== run A ==
## conv_top
module conv_top
#(
    parameter DATA_WIDTH  = 8,
    parameter KERNEL_SIZE = 25
)
(
    input  logic                     i_clk,
    input  logic                     i_arstn,
	input  logic                     i_arstn_perf,
	input  logic                     i_enable_count2,
    input  logic                     i_ready,
    input  logic                     i_valid,
    input  logic [KERNEL_SIZE - 1:0] i_bit_X,
    input  logic [KERNEL_SIZE - 1:0] i_bit_K,
    output logic [              1:0] o_conv,
    output logic                     o_ready,
    output logic                     o_valid,
	output logic [             31:0] o_perf_cycle_count,
	output logic [             31:0] o_perf_cycle_count2
);
    logic [3:0] s_count;
    logic s_valid_data_in;
    logic s_valid_data_out;
	logic [KERNEL_SIZE - 1:0] s_bit_X_delayed;
	logic [KERNEL_SIZE - 1:0] s_bit_K_delayed;
    logic [1:0] s_product [KERNEL_SIZE - 1:0];
    localparam N_OF_2FA = KERNEL_SIZE - 1;
    logic [N_OF_2FA - 1:0] s_carry_in;
    logic [N_OF_2FA - 1:0] s_carry_out;
    always_ff @(posedge i_clk, negedge i_arstn) begin
        if (~ i_arstn) begin
            s_bit_X_delayed <= '0;
            s_bit_K_delayed <= '0;
        end
        else if (s_valid_data_in) begin
            s_bit_X_delayed <= i_bit_X;
            s_bit_K_delayed <= i_bit_K;
        end
    end
    genvar i;
    generate
        for (i = 0; i < KERNEL_SIZE; i++) begin : serial_multipier
            serial_mul #(
                .DATA_WIDTH ( DATA_WIDTH )
            ) S_MUL0 (
                .i_clk     ( i_clk              ),
                .i_arstn   ( i_arstn            ),
                .i_valid   ( s_valid_data_in    ),
                .i_a       ( s_bit_X_delayed[i] ),
                .i_b       ( s_bit_K_delayed[i] ),
                .o_product ( s_product[i]       )
            );
        end
    endgenerate
    counter COUNT0 (
        .i_clk   ( i_clk           ),
        .i_arstn ( i_arstn         ),
        .i_valid ( s_valid_data_in ),
        .o_count ( s_count         )
    );
	assign s_valid_data_out = (s_count >= 4'd5) & (s_count <= 4'd12);
	always_ff @(posedge i_clk, negedge i_arstn_perf) begin
  ...
Size: about 4200 cells after synthesis, about 120 I/O pins, ~37000 sq um of cells after synthesis.
Settings: LEC_CHECK=0, ABC_AREA=1, CAP_MARGIN=20, CORE_ASPECT_RATIO=0.93, CORE_MARGIN=2, CORE_UTILIZATION=72, CTS_CLUSTER_DIAMETER=27, CTS_CLUSTER_SIZE=76, GPL_ROUTABILITY_DRIVEN=1, MAX_ROUTING_LAYER=met5, MIN_ROUTING_LAYER=met1, PLACE_DENSITY=0.39, SETUP_SLACK_MARGIN=1.34, SLEW_MARGIN=0, TNS_END_PERCENT=100; clock period 5.64 ns.
run.sh (not shown) runs the stock make flow with config.mk's settings and CLKGATE_MAP_FILE=.
Nothing crashed in run A and all stages finished; the problem is that the final layout failed, the offending checks being negative setup slack.
Modified inputs, run B compared to run A
==> flow/config.mk <==
export PLATFORM = sky130hd
export DESIGN_NAME = conv_top
export DESIGN_NICKNAME = conv_top
export VERILOG_FILES = /design/flow/design.v
export SDC_FILE = /design/flow/constraint.sdc
export NUM_CORES = 4
export LEC_CHECK = 0
export CAP_MARGIN = 20
export CORE_MARGIN = 2
export CORE_UTILIZATION = 65
export SLEW_MARGIN = 20
==> flow/constraint.sdc <==
create_clock -name core_clock -period 9.79 [get_ports {i_clk}]
set_input_delay 1.9580 -clock core_clock [delete_from_list [all_inputs] [get_ports {i_clk}]]
set_output_delay 1.9580 -clock core_clock [all_outputs]
set_load 0.01 [all_outputs]
--- outcome ---
Run B vs. run A: largest net degree at the start of global routing went down by about 8%, proportion of power drawn by combinational gates went up by 0.2 points, global-route wire length before repair went down by about 40%.
On run B: aggregate routed wire length is 44% lower than what run A gave.
[diff] total via count after detailed routing, run B relative to run A: improvement
Relative to run A, the global placer's final weighted congestion of run B is lower by about 11%.
Run B completed; timing, DRC and antenna clean
Between run B and run A, it is run B whose setup slack after placement is higher, by 3.18 ns.
On half-perimeter wire length after detailed placement, run A loses to run B.
Taking run A as the reference, in run B sequential-cell power consumption dropped 40%, number of antenna violations at the first check in global routing -1.
Setup changes, run B to run C
-- flow/config.mk --
<<< run B, line 6
export NUM_CORES = 4
export LEC_CHECK = 0
export CAP_MARGIN = 20
export CORE_MARGIN = 2
export CORE_UTILIZATION = 65
export SLEW_MARGIN = 20
>>> run C, line 6
export NUM_CORES = 4
export LEC_CHECK = 0
export CAP_MARGIN = 40
export CORE_MARGIN = 2
export CORE_UTILIZATION = 72
export SLEW_MARGIN = 20
==> flow/constraint.sdc <==
create_clock -name core_clock -period 11.6 [get_ports {i_clk}]
set_input_delay 2.3200 -clock core_clock [delete_from_list [all_inputs] [get_ports {i_clk}]]
set_output_delay 2.3200 -clock core_clock [all_outputs]
set_load 0.01 [all_outputs]
Notes after the runs:
Final core utilization: run C vs run B up 7.8 points. Taking run B as the reference, in run C final design instance area without fill increased 140 sq um; flip-flop and latch share of the layout cell area essentially unchanged; cell count decreased 1.8%. Comparing run C with run B, the highest cell delay on the worst timing path came out essentially unchanged. The part of the power in combinational logic of run C is higher than that of run B. As far as residual DRC count goes, run C and run B are indistinguishable; the numbers are identical. Between run C and run B, the clock latency reported for the late side of the worst-skew pair does not differ in any meaningful way. Cmp run C vs run B: post-detailed-routing wire length higher in run C.

Starting RTL as in the previous note.
// conv_top
module conv_top
#(
    parameter DATA_WIDTH  = 8,
    parameter KERNEL_SIZE = 25
)
(
    input  logic                     i_clk,
    input  logic                     i_arstn,
	input  logic                     i_arstn_perf,
	input  logic                     i_enable_count2,
    input  logic                     i_ready,
    input  logic                     i_valid,
    input  logic [KERNEL_SIZE - 1:0] i_bit_X,
    input  logic [KERNEL_SIZE - 1:0] i_bit_K,
    output logic [              1:0] o_conv,
    output logic                     o_ready,
    output logic                     o_valid,
	output logic [             31:0] o_perf_cycle_count,
	output logic [             31:0] o_perf_cycle_count2
);
Settings: LEC_CHECK=0, CAP_MARGIN=20, CORE_MARGIN=2, CORE_UTILIZATION=72, CTS_CLUSTER_DIAMETER=371, CTS_CLUSTER_SIZE=10, PLACE_DENSITY_LB_ADDON=0.19, SETUP_SLACK_MARGIN=0.57, SLEW_MARGIN=20; clock period 5.59 ns.
The baseline completed and failed the layout checks on negative setup slack.
==> next run, changes <==
Settings changed: CORE_UTILIZATION 72 to 65, CTS_CLUSTER_DIAMETER 371 to not set, CTS_CLUSTER_SIZE 10 to not set, PLACE_DENSITY_LB_ADDON 0.19 to not set, SETUP_SLACK_MARGIN 0.57 to not set.
Clock period 5.59 ns to 8.31 ns, I/O delays scaled along.
With this change the flow produced a clean layout; wire length is lower by 18%; total power fell by about 40%; cell area went down by about 5%; count of clock-buffer cells in the layout rose by 29; worst setup slack is better by 2.0 ns; combinational power went down by about 50%; via count fell by about 10%; synthesized area is unchanged; final cell count shrinks by about 6.5%; hold slack barely changes; clock power falls by 24%.
==> next run, changes <==
Settings changed: CORE_UTILIZATION 65 to 57, CTS_CLUSTER_SIZE set to 99.
Clock period 8.31 ns to 5.59 ns, I/O delays scaled along.
Outcome:
- Now the flow finished with negative setup slack left
- worst hold slack is about the same
- wire length climbs by about 7%
- die size climbs by 14%
- critical path depth is unchanged
- clock power climbs by 49%
- final cell count climbs by 13%
- sequential power climbs by 41%
- final area climbs by 7.0%
- sequential share of layout area drops by 2.7 points
- core utilization drops by 4.7 points
- setup slack loses 1.9 ns

== main ==
conv_top again, from the RTL that the note above started with.
Settings: LEC_CHECK=0, CAP_MARGIN=20, CORE_MARGIN=2, CORE_UTILIZATION=72, CTS_CLUSTER_DIAMETER=30, CTS_CLUSTER_SIZE=42, HOLD_SLACK_MARGIN=-0.1, PLACE_DENSITY=0.64, SETUP_SLACK_MARGIN=1.36, SLEW_MARGIN=20, TNS_END_PERCENT=5; clock period 5.09 ns.
main finished all stages; however, its layout fails the closing checks, the failures being setup timing.
Inputs modified between main and the feature branch:
- CTS_CLUSTER_SIZE removed (was 42)
- CAP_MARGIN changed from 20 to 40
- PLACE_DENSITY removed (was 0.64)
- HOLD_SLACK_MARGIN removed (was -0.1)
- SETUP_SLACK_MARGIN changed from 1.36 to 2.83
- CTS_CLUSTER_DIAMETER removed (was 30)
- the clock period (ns, I/O delays scaled along) changed from 5.09 to 9.81
Notes after the runs:
- The final layout from the feature branch, which completed every stage, passed the timing, DRC and antenna checks at the end of the flow.
- [compare] base=main new=the feature branch: met2 routing resource usage after global routing down 16 points, global-route usage over all layers down 7.6 points, post-synthesis cell count flat, final tally of setup violations down 3, wire length down 20 mm.
- On setup slack: the feature branch sits above main.
- Delta(register share of the cell area, the feature branch - main) > 0
- In the reports for main and the feature branch, the smaller first-pass GRT wire length belongs to the feature branch.
- When the final numbers for main and the feature branch were put side by side, the global routing usage on met1 turned out to be greater in main.
- In the feature branch the proportion of final cell area spent on non-clock buffers turned out 4.7 points lower than in main.

build 38:
Starting RTL as in the previous note.
## conv_top
module conv_top
#(
    parameter DATA_WIDTH  = 8,
    parameter KERNEL_SIZE = 25
)
(
    input  logic                     i_clk,
    input  logic                     i_arstn,
	input  logic                     i_arstn_perf,
	input  logic                     i_enable_count2,
    input  logic                     i_ready,
    input  logic                     i_valid,
    input  logic [KERNEL_SIZE - 1:0] i_bit_X,
    input  logic [KERNEL_SIZE - 1:0] i_bit_K,
    output logic [              1:0] o_conv,
    output logic                     o_ready,
    output logic                     o_valid,
	output logic [             31:0] o_perf_cycle_count,
	output logic [             31:0] o_perf_cycle_count2
);
==> flow/config.mk <==
export PLATFORM = sky130hd
export DESIGN_NAME = conv_top
export DESIGN_NICKNAME = conv_top
export VERILOG_FILES = /design/flow/design.v
export SDC_FILE = /design/flow/constraint.sdc
export NUM_CORES = 4
export LEC_CHECK = 0
export CAP_MARGIN = 20
export CORE_MARGIN = 2
export CORE_UTILIZATION = 72
export CTS_CLUSTER_DIAMETER = 259
export GPL_ROUTABILITY_DRIVEN = 1
export MAX_ROUTING_LAYER = met4
export MIN_ROUTING_LAYER = met1
export PLACE_DENSITY_LB_ADDON = 0.01
export SETUP_SLACK_MARGIN = 0.71
export SLEW_MARGIN = 30
export TNS_END_PERCENT = 90
==> flow/constraint.sdc <==
create_clock -name core_clock -period 5.09 [get_ports {i_clk}]
set_input_delay 1.0180 -clock core_clock [delete_from_list [all_inputs] [get_ports {i_clk}]]
set_output_delay 1.0180 -clock core_clock [all_outputs]
set_load 0.01 [all_outputs]
Every stage of build 38 finished as expected; the final checks, on the other hand, flagged negative setup slack, which means the layout fails.
What build 74 does differently from build 38 at the input level:
- setting CTS_CLUSTER_SIZE to 20 for the first time
- changing SETUP_SLACK_MARGIN from 0.71 to 1.45
- changing TNS_END_PERCENT from 90 to 5
Findings:
Build 38 → build 74: overall power of the completed layout went down 3.2 mW, final area went down about 3.2%, overall routing resource usage went down 2.3 points. Build 74 has worst setup slack above what build 38 had. The runs compared here, build 74 and build 38, all ended either early or with open violations. Build 38 completed end to end; final checks failed (negative setup slack). Build 74 finished all stages; layout check result: FAIL, due to negative setup slack. Comparing build 74 and build 38, critical path depth is lower on build 38.
[inputs] build 82 vs build 74
- TNS_END_PERCENT no longer set, was 5
- CTS_CLUSTER_DIAMETER no longer set, was 259
- MIN_ROUTING_LAYER no longer set, was met1
- CTS_CLUSTER_SIZE no longer set, was 20
- SLEW_MARGIN now 20, was 30
- PLACE_DENSITY_LB_ADDON no longer set, was 0.01
- GPL_ROUTABILITY_DRIVEN no longer set, was 1
- MAX_ROUTING_LAYER no longer set, was met4
- SETUP_SLACK_MARGIN no longer set, was 1.45
- CORE_UTILIZATION now 40, was 72
- the clock period (ns, I/O delays scaled along) now 9.1, was 5.09
==> comparison <==
| fraction of met3 tracks used by global routing | higher: build 74 |
| average vias per placed instance | build 82 vs build 74 | about 11% lower |
Build 74 leaves less setup margin than build 82.
Build 82: PASS, flow complete, no timing, DRC or antenna violations
Worst hold-check slack: build 82 and build 74 compared, lower one is build 74
Power is estimated from default activity; no workload was simulated.
